lane 1:
==> flow/design.v (excerpt) <==
module armreduced(
	input clk,
	input reset,
	output[31:0] pc,
	input[31:0] inst,
	input nIRQ,
	output[3:0] be,
	output[31:0] memaddr,
	output memwrite,
	output memread,
	output[31:0] writedata,
	input[31:0] readdata
	);
Size: about 5500 cells after synthesis, about 53000 sq um of cells after synthesis.
export LEC_CHECK = 0
export CAP_MARGIN = 20
export CORE_MARGIN = 2
export CORE_UTILIZATION = 70
export CTS_CLUSTER_DIAMETER = 370
export CTS_CLUSTER_SIZE = 20
export PLACE_DENSITY = 0.64
export SETUP_SLACK_MARGIN = 1.07
export SLEW_MARGIN = 20
create_clock -name core_clock -period 9.4 [get_ports {clk}]
run.sh (not shown) runs the stock make flow with config.mk's settings and CLKGATE_MAP_FILE=.
Tool error GRT-0232 stopped lane 1 during 5_1_grt; no final results.
Relative to lane 1, the following input files were edited for lane 2:
Settings: CTS_CLUSTER_SIZE no longer set, was 20; CTS_CLUSTER_DIAMETER no longer set, was 370; PLACE_DENSITY no longer set, was 0.64; SETUP_SLACK_MARGIN no longer set, was 1.07; CORE_UTILIZATION now 40, was 70; the clock period (ns, I/O delays scaled along) now 20.0, was 9.4.
Of lane 1 and lane 2, just one finished clean: lane 2.
Diff lane 1 -> lane 2 | die footprint | increase of about 70%
Setup slack after placement (lower): lane 1
On synthesized cell count, lane 2 and lane 1 are neck and neck.
~same maximum number of buffers from clock root to sink in lane 2 and lane 1
Going from lane 1 to lane 2, the placement-stage cell area was found to have gone up by 230 sq um.
The share of the core filled by cells before placement number comes out lower for lane 2 vs lane 1.
For lane 3, these inputs were changed with respect to lane 2:
Settings: swapping 40 for 41 in CORE_UTILIZATION; swapping 20.0 for 16.9 in the clock period (ns, I/O delays scaled along).
### Flow results
Comparing lane 2 and lane 3, worst path setup slack after routing is higher on lane 2. The setup slack of the worst register-to-register path in lane 3 sits 1.57 ns below the value recorded for lane 2. Lane 3 gives more non-clock buffer count than lane 2 did.
Modified inputs, lane 4 compared to lane 3
Settings: CORE_UTILIZATION: 41 -> 50; the clock period (ns, I/O delays scaled along): 16.9 -> 9.4.
==> comparison <==
- The relative area of non-clock buffer cells in the final design of lane 4 exceeds that of lane 3 by 1.4 points.
- Lane 3 → lane 4: wire length higher, number of standard-cell rows in the floorplan shows a reduction of 12, global placement routability congestion now larger, total track usage rose 8.3 points.
- In lane 4, the final-layout worst hold slack came out 0.0038 ns above the value in lane 3.
- pc[4] as the capture point of the worst path was reported by lane 4, and _RegisterFile.registers[14][26] by lane 3.
- More vias were needed by lane 4 than by lane 3.
- Lane 4 against lane 3: power per standard cell area went up by about 80%; total number of tap cells went down by about 20%; critical path data arrival time went up by 0.40 ns; internal power of the cells went up by about 80%.

========
## job 3414
Starting RTL as in the previous note.
clock: 10.5 ns
lec_check: 0
cap_margin: 20
core_margin: 2
core_utilization: 72
cts_cluster_diameter: 308
cts_cluster_size: 100
slew_margin: 20
tns_end_percent: 5
Tool error GRT-0232 stopped job 3414 during global routing; no final results.
### job 3414 -> job 1674
- a deleted TNS_END_PERCENT that had been 5
- a deleted CTS_CLUSTER_DIAMETER that had been 308
- a deleted CTS_CLUSTER_SIZE that had been 100
- a change of CORE_UTILIZATION from 72 to 59
- a change of the clock period (ns, I/O delays scaled along) from 10.5 to 9.41
[summary]
Job 1674 completed; timing, DRC and antenna clean
Summary of job 1674 over job 3414: total die area picked up an extra 22%; vertical die dimension up 10%.
What job 3414 reported for overall die width has to be multiplied by 1.10 to get the figure for job 1674.
From job 3414 to job 1674 the numbers moved as follows: number of flops mapped to enable cells by yosys roughly the same; synthesized area roughly the same; worst slack after detailed placement lower; area share of and-or/or-and cells after synthesis roughly the same.
Job 1674 vs job 3414: number of core rows up by more than 10%
Changes in job 3877 relative to job 1674:
- putting SETUP_SLACK_MARGIN at 1.07 where nothing was set
- swapping 59 for 58 in CORE_UTILIZATION
- swapping 9.41 for 9.4 in the clock period (ns, I/O delays scaled along)
==> comparison <==
In the tables for job 3877 and job 1674, number of antenna violations at the first check in global routing reads lower with job 1674. Job 3877 completed every stage of the flow, and the final layout passed the timing, design-rule and antenna checks. Job 3877 against job 1674: met1 track demand over resource in global routing higher; largest stage delay on the critical path lower; global-route wire length before repair higher; filler-free cell count of the finished design higher.
The inputs of job 3608 differ from those of job 3877 as listed below.
- HOLD_SLACK_MARGIN: unset -> 0.29
- CTS_CLUSTER_DIAMETER: unset -> 370
- CORE_UTILIZATION: 58 -> 70
- CTS_CLUSTER_SIZE: unset -> 22
Notes after the runs:
- No final results exist for job 3608, since it was stopped by error GRT-0232 during global routing.
- NOTE count of cells resized by post-cts repair job 3877->job 3608 increased by more than 10%
- Delta (job 3608 minus job 3877): number of enable-type register cells in the synthesized netlist has remained practically unchanged; parity-gate share of the synthesized area counting xor and xnor cells has remained practically unchanged; cell total after placement has decreased.
- On post-CTS setup repair buffer count: job 3608 sits above job 3877.
- Higher die footprint goes to job 3877 over job 3608.
- Compound-gate portion of the synthesized area came out exactly the same in job 3608 and job 3877.

========
## exp/violet
armreduced again, from the RTL that the note above started with.
export LEC_CHECK = 0
export CAP_MARGIN = 20
export CELL_PAD_IN_SITES_DETAIL_PLACEMENT = 0
export CELL_PAD_IN_SITES_GLOBAL_PLACEMENT = 0
export CORE_ASPECT_RATIO = 1.62
export CORE_MARGIN = 2
export CORE_UTILIZATION = 56
export CTS_CLUSTER_DIAMETER = 291
export PLACE_DENSITY_LB_ADDON = 0.04
export SETUP_SLACK_MARGIN = 1.71
export SLEW_MARGIN = 30
create_clock -name core_clock -period 13.1 [get_ports {clk}]
exp/violet finished every step from synthesis to the final layout, and the layout passed the timing, design-rule and antenna checks.
[inputs] exp/sierra vs exp/violet
- CELL_PAD_IN_SITES_GLOBAL_PLACEMENT: 0 -> unset
- SETUP_SLACK_MARGIN: 1.71 -> unset
- PLACE_DENSITY_LB_ADDON: 0.04 -> unset
- CORE_ASPECT_RATIO: 1.62 -> unset
- SLEW_MARGIN: 30 -> 20
- CTS_CLUSTER_DIAMETER: 291 -> unset
- CELL_PAD_IN_SITES_DETAIL_PLACEMENT: 0 -> unset
- CORE_UTILIZATION: 56 -> 57
- the clock period (ns, I/O delays scaled along): 13.1 -> 9.4
==> results <==
Per the comparison of exp/sierra with exp/violet, final routed wire length divided by cell count saw a decrease; met2 capacity usage during global routing saw a decrease; flip-flop and latch area saw little to no change; CTS clock-pin slew for the worst setup and hold paths saw little to no change. The final layout from exp/sierra, which completed every stage, passed the timing, design-rule and antenna checks at the end of the flow.
Here is what was changed in the inputs of exp/onyx compared with exp/sierra.
- HOLD_SLACK_MARGIN now -0.1, previously not set
- CORE_UTILIZATION now 58, was 57
- SETUP_SLACK_MARGIN now 2.43, previously not set
Findings:
Diff exp/sierra..exp/onyx | cell count listed in synth_stat.txt | unchanged
Compared with exp/sierra, final estimated routing congestion in global placement in exp/onyx decreased by a few percent.
Status(exp/onyx) = ERROR, stage = global routing
Sort exp/sierra and exp/onyx by number of gates resized after CTS, ascending, and exp/sierra comes first.
There was hardly any difference in post-placement cell area between exp/sierra and exp/onyx.
On number of flops mapped to enable cells by yosys, exp/sierra and exp/onyx are basically level.
Floorplan core density ends up lower on exp/sierra.
Comparing exp/sierra against exp/onyx, there is no change at all in register area share after synthesis.
On row count: between exp/sierra and exp/onyx, it ends up higher for exp/sierra.
Detailed placer's ending HPWL (exp/onyx over exp/sierra): decrease, 5.1%
Comparing exp/sierra and exp/onyx, the lower cell total after placement is on exp/onyx.
For exp/garnet, these inputs were changed with respect to exp/onyx:
- CORE_UTILIZATION: 58 -> 65
- HOLD_SLACK_MARGIN: -0.1 -> 0.29
- CTS_CLUSTER_DIAMETER: unset -> 384
- SETUP_SLACK_MARGIN: 2.43 -> 2.33
- TNS_END_PERCENT: unset -> 5
[summary]
exp/garnet never completed, since it errored out during global routing.
Distinct cell type count of the synthesized netlist: exp/onyx vs exp/garnet identical
In exp/garnet relative to exp/onyx, detailed placement HPWL had gone up slightly.
Diff exp/onyx -> exp/garnet: total cell area at the placement stage fell 590 um^2, yosys-reported design area after synthesis held.
Against exp/onyx, worst-case setup slack after placement in exp/garnet came out better.
| total die area | exp/garnet vs exp/onyx | 10000 um^2 lower |
Going from exp/onyx to exp/garnet, the last weighted congestion value of the routability-driven placer was found to have gone up by 0.12.
The following lists how exp/yarrow was set up differently from exp/garnet:
- CORE_UTILIZATION now 57, was 65
- TNS_END_PERCENT no longer set, was 5
- SETUP_SLACK_MARGIN no longer set, was 2.33
- HOLD_SLACK_MARGIN no longer set, was 0.29
- CTS_CLUSTER_DIAMETER no longer set, was 384
- the clock period (ns, I/O delays scaled along) now 9.41, was 9.4
Findings:
In summary, exp/yarrow completed successfully, with a layout that passed the timing, design-rule and antenna checks.
Number of cells produced by synthesis came out exactly the same in exp/yarrow and exp/garnet.
Die area of exp/yarrow exceeds that of exp/garnet by more than 10%.
Placed standard-cell area delta for exp/yarrow relative to exp/garnet: 1.1% higher
Horizontal die size was higher in the run labelled exp/yarrow.
exp/yarrow vs exp/garnet, number of clock buffers inserted by TritonCTS went up by about 4%.
diff inputs: exp/yarrow => exp/maple
- CORE_UTILIZATION changed from 57 to 45
- the clock period (ns, I/O delays scaled along) changed from 9.41 to 9.56
--- outcome ---
- Looking only at weighted congestion reported at the end of routability-driven placement, and setting everything else aside, the higher value of exp/maple and exp/yarrow goes to exp/yarrow.
- exp/maple against exp/yarrow: final area rose 510 um^2, met1 layer wirelength in the final routing rose 9.0%.
Power figures rest on the tool's default switching activity, not on a simulated workload.
